// ULA_LCD
module ULA_LCD(clk, rst, rs, rw, en, dados, SOMA, SUBT, MULT, IGUAL, A, B, sinalA, sinalB);
	input [7:0] A;
	input [7:0] B;
	input sinalA;
	input sinalB;
	input SOMA;
	input SUBT;
	input MULT;
	input IGUAL;
	output en;
	output rw;
	output rs;
	output [7:0] dados;
	input clk;
	input rst;
	reg rs;
	reg rw;
	reg en;
	reg [7:0] dados;
	reg [21:0] c45;
	reg [21:0] c5;
	reg [21:0] c25;
	integer c1;
	reg flag45;
	reg flag5;
	reg flag2meio;
	reg [9:0] est2;
	reg flagbt1;
	reg flagbt2;
	reg flagbt3;
	reg flagbt4;
	reg flag_rst;
	reg [31:0] estado;
	reg subest;
	reg [5:0] charPos;
	reg [1:0] operacao;
	reg menos;
	reg [7:0] Alinha;
	reg [7:0] Blinha;
	reg menosA;
	reg menosB;
	reg menosR;
	parameter T45 = 2250, T5 = 250, T25 = 125;
	parameter clear = 1, opSOMA=1, opSUBT=2, opMULT=3, opIGUAL=4, skipLn=192, WAIT=10, WRITE=11, DEFAULT=6;
	reg [21:0] n45, n5, n25;
	reg nf45, nf5, nf25;
	always @(posedge clk) begin
		n45 = c45; n5 = c5; n25 = c25;
		nf45 = flag45; nf5 = flag5; nf25 = flag2meio;
    	if(flag_rst) begin
        	n45 = 0;
        	n25 = 0;
        	n5 = 0;
        	nf5 = 0;
        	nf45 = 0;
        	nf25 = 0;
    	end
    	if(n45 == T45) begin
            	n45 = 0;
            	nf45 = 1;
    	end
    	else if (n45 < T45) begin
        	n45 = n45+1;
    	end
    	if(n5 == T5) begin
        	n5 = 0;
        	nf5 = 1;
    	end
    	else if (n5 < T5) begin
        	n5 = n5 + 1;
    	end
    	if(n25 == T25) begin
			n25 = 0;
			nf25 = 1;
		end
		else if(n25 < T25) begin
			n25 = n25 + 1;
		end
		if(rst) begin
			c45 <= 0; c5 <= 0; c25 <= 0;
			flag45 <= 0; flag5 <= 0; flag2meio <= 0;
		end
		else begin
			c45 <= n45; c5 <= n5; c25 <= n25;
			flag45 <= nf45; flag5 <= nf5; flag2meio <= nf25;
		end
	end
	always @(posedge clk) begin
	if(rst) begin
		rs <= 0;
		rw <= 0;
		en <= 0;
		dados <= 0;
		c1 = 0;
		est2 <= 0;
		flagbt1 = 0;
		flagbt2 = 0;
		flagbt3 = 0;
		flagbt4 = 0;
		flag_rst <= 0;
		estado <= 0;
		subest = 0;
		charPos <= 0;
		operacao = 0;
		menos = 0;
		Alinha = 0;
		Blinha = 0;
		menosA <= 0;
		menosB <= 0;
	end
	else begin
    	case(estado)
			0: begin
				if(flag45) begin
					estado <= 1;
					subest <= 0;
				end
				else begin
					rs <= 0;
					rw <= 0;
					en <= 0;
				end
			end
        	1: begin
  ...
For scale: roughly 67000 sq um of cells after synthesis.
Settings: LEC_CHECK=0, ABC_AREA=1, CAP_MARGIN=15, CORE_ASPECT_RATIO=1.33, CORE_MARGIN=2, CORE_UTILIZATION=70, MAX_ROUTING_LAYER=met4, SLEW_MARGIN=20, TNS_END_PERCENT=5; clock period 69.1 ns.
run.sh (not shown) runs the stock make flow with config.mk's settings and CLKGATE_MAP_FILE=.
The baseline finished but fails on negative setup slack.
==> next run, changes <==
Settings changed: ABC_AREA 1 to not set, CAP_MARGIN 15 to 20, CORE_ASPECT_RATIO 1.33 to not set, CORE_UTILIZATION 70 to 71, MAX_ROUTING_LAYER met4 to not set, TNS_END_PERCENT 5 to not set.
Clock period 69.1 ns to 126.0 ns, I/O delays scaled along.
After rerunning: With this change the flow finished with timing, DRC and antenna clean; die area shrinks by 12%; via count drops by 19%; synthesized area shrinks by 11%; routed wire length goes down by 20%; cell area falls by 19%; worst setup slack gets better by 8.7 ns; hold slack gains 0.039 ns; sequential share of layout area increases by 1.2 points; cell count drops by 32%.
==> next run, changes <==
Settings changed: CORE_UTILIZATION 71 to 46.
Clock period 126.0 ns to 114.0 ns, I/O delays scaled along.
- worst hold slack is worse by 0.0043 ns
- clock skew is higher by 0.015 ns
- register-to-register slack is worse by 3.5 ns
- area after synthesis does not change
- sequential cell count does not change
- global-route usage is lower by 12 points
- cell area is higher by 2.8%
- die size is higher by 54%
==> next run, changes <==
Settings changed: ABC_AREA set to 1, CORE_UTILIZATION 46 to 72.
Clock period 114.0 ns to 126.0 ns, I/O delays scaled along.
Critical path depth rose by 23.
Routed wire length rose by 3.1%.
Setup slack is better by 19 ns.
Clock skew fell by 0.019 ns.
Register-to-register slack is better by 22 ns.
Global-route usage rose by 14 points.
Flip-flop count is unchanged.
Via count rose by 19%.
Die size fell by 28%.
==> next run, changes <==
Settings changed: CORE_UTILIZATION 72 to 40, TNS_END_PERCENT set to 20.
Clock period 126.0 ns to 120.0 ns, I/O delays scaled along.
Effect: Wire length increases by 6.6%; utilization decreases by 32 points; final area increases by 1.8%; worst setup slack degrades by 4.5 ns; critical path depth decreases by 5; first-iteration DRC count decreases by 38%.
==> next run, changes <==
Settings changed: ABC_AREA 1 to not set, CAP_MARGIN 20 to 15, CELL_PAD_IN_SITES_DETAIL_PLACEMENT set to 0, CELL_PAD_IN_SITES_GLOBAL_PLACEMENT set to 1, CORE_MARGIN 2 to 6, CORE_UTILIZATION 40 to 33, CTS_CLUSTER_DIAMETER set to 214, CTS_CLUSTER_SIZE set to 16, HOLD_SLACK_MARGIN set to 0.03, MIN_ROUTING_LAYER set to met1, SETUP_SLACK_MARGIN set to 5.0, TNS_END_PERCENT 20 to not set.
Register-to-register slack loses 11 ns.
Synthesized area came out lower by roughly a tenth.
Cell count came out lower by a quarter to a third.
Cell area came out lower by a little under a tenth.
Worst setup slack loses 10 ns.
Synthesized cell count came out lower by a quarter to a third.
Routed wire length came out lower by a little under a tenth.
Non-clock buffer count came out higher by 117.
First-iteration DRC count came out lower by about a fifth.
Utilization came out lower by 6.6 points.

========
run A:
ULA_LCD again, from the RTL that the note above started with.
Settings: LEC_CHECK=0, CAP_MARGIN=20, CELL_PAD_IN_SITES_DETAIL_PLACEMENT=2, CELL_PAD_IN_SITES_GLOBAL_PLACEMENT=2, CORE_MARGIN=2, CORE_UTILIZATION=33, CTS_CLUSTER_SIZE=16, HOLD_SLACK_MARGIN=0.03, MIN_ROUTING_LAYER=met1, SETUP_SLACK_MARGIN=5.0, SLEW_MARGIN=30; clock period 120.0 ns.
Run A: all stages complete, timing, DRC and antenna checks passed
Changes in run B relative to run A:
- CTS_CLUSTER_DIAMETER now 355, previously not set
- MIN_ROUTING_LAYER no longer set, was met1
- SLEW_MARGIN now 0, was 30
- PLACE_DENSITY_LB_ADDON now 0.05, previously not set
- CORE_UTILIZATION now 44, was 33
- SETUP_SLACK_MARGIN no longer set, was 5.0
- HOLD_SLACK_MARGIN no longer set, was 0.03
- CELL_PAD_IN_SITES_DETAIL_PLACEMENT no longer set, was 2
- ABC_AREA now 1, previously not set
- TNS_END_PERCENT now 95, previously not set
- CELL_PAD_IN_SITES_GLOBAL_PLACEMENT no longer set, was 2
- CTS_CLUSTER_SIZE no longer set, was 16
- CORE_ASPECT_RATIO now 1.91, previously not set
==> results <==
The lower number of non-clock buffers in the layout of run B and run A is in run B.
Compare run B and run A | post-route cell area lower: run A
Of run B and run A, the lower fraction of met1 tracks used by global routing belongs to run B.
Looking at chip width across run B and run A, the one that comes out lower is run B.
Number of non-filler instances in the completed layout (run A / run B): 0.78
Run B: clock skew is 0.0041 ns higher than what run A reported.
Going from run A to run B, final setup slack of the worst path grows by 9.70 ns.
The run showing the greater area after detailed placement is run B.
Input changes introduced in run C (baseline for comparison: run B):
- TNS_END_PERCENT removed (was 95)
- CORE_UTILIZATION changed from 44 to 66
- CTS_CLUSTER_DIAMETER removed (was 355)
- SLEW_MARGIN changed from 0 to 20
- CORE_ASPECT_RATIO removed (was 1.91)
- PLACE_DENSITY_LB_ADDON removed (was 0.05)
- ABC_AREA removed (was 1)
- the clock period (ns, I/O delays scaled along) changed from 120.0 to 96.2
Findings:
Diff run B -> run C: cell area after synthesis lost 11%; synthesized chip area reported by yosys saw a decrease; post-detailed-routing wire length went down 21%; fraction of area in non-clock buffers up 5.1 points; largest fanout on the critical path fell by 17. Summary of run C over run B: unique cell type count in the Yosys netlist went up, post-route worst hold slack grew by 0.036 ns. Against run B, the final cell area of run C is lower. Looking at standard cell with the maximum stage delay on the critical path, the clkdlybuf4s50_1 result is from run B; the fa_1 one comes from run C.
--- input diff run C..run D ---
- changing CORE_UTILIZATION from 66 to 71
- setting ABC_AREA to 1 for the first time
- changing the clock period (ns, I/O delays scaled along) from 96.2 to 79.4
Findings:
Global-route wire length before repair went up by a little under 10% going from run C to run D. Run C -> run D: placed standard-cell area increased by more than 10%. In the final design statistics, run D uses more standard cells in total than run C.
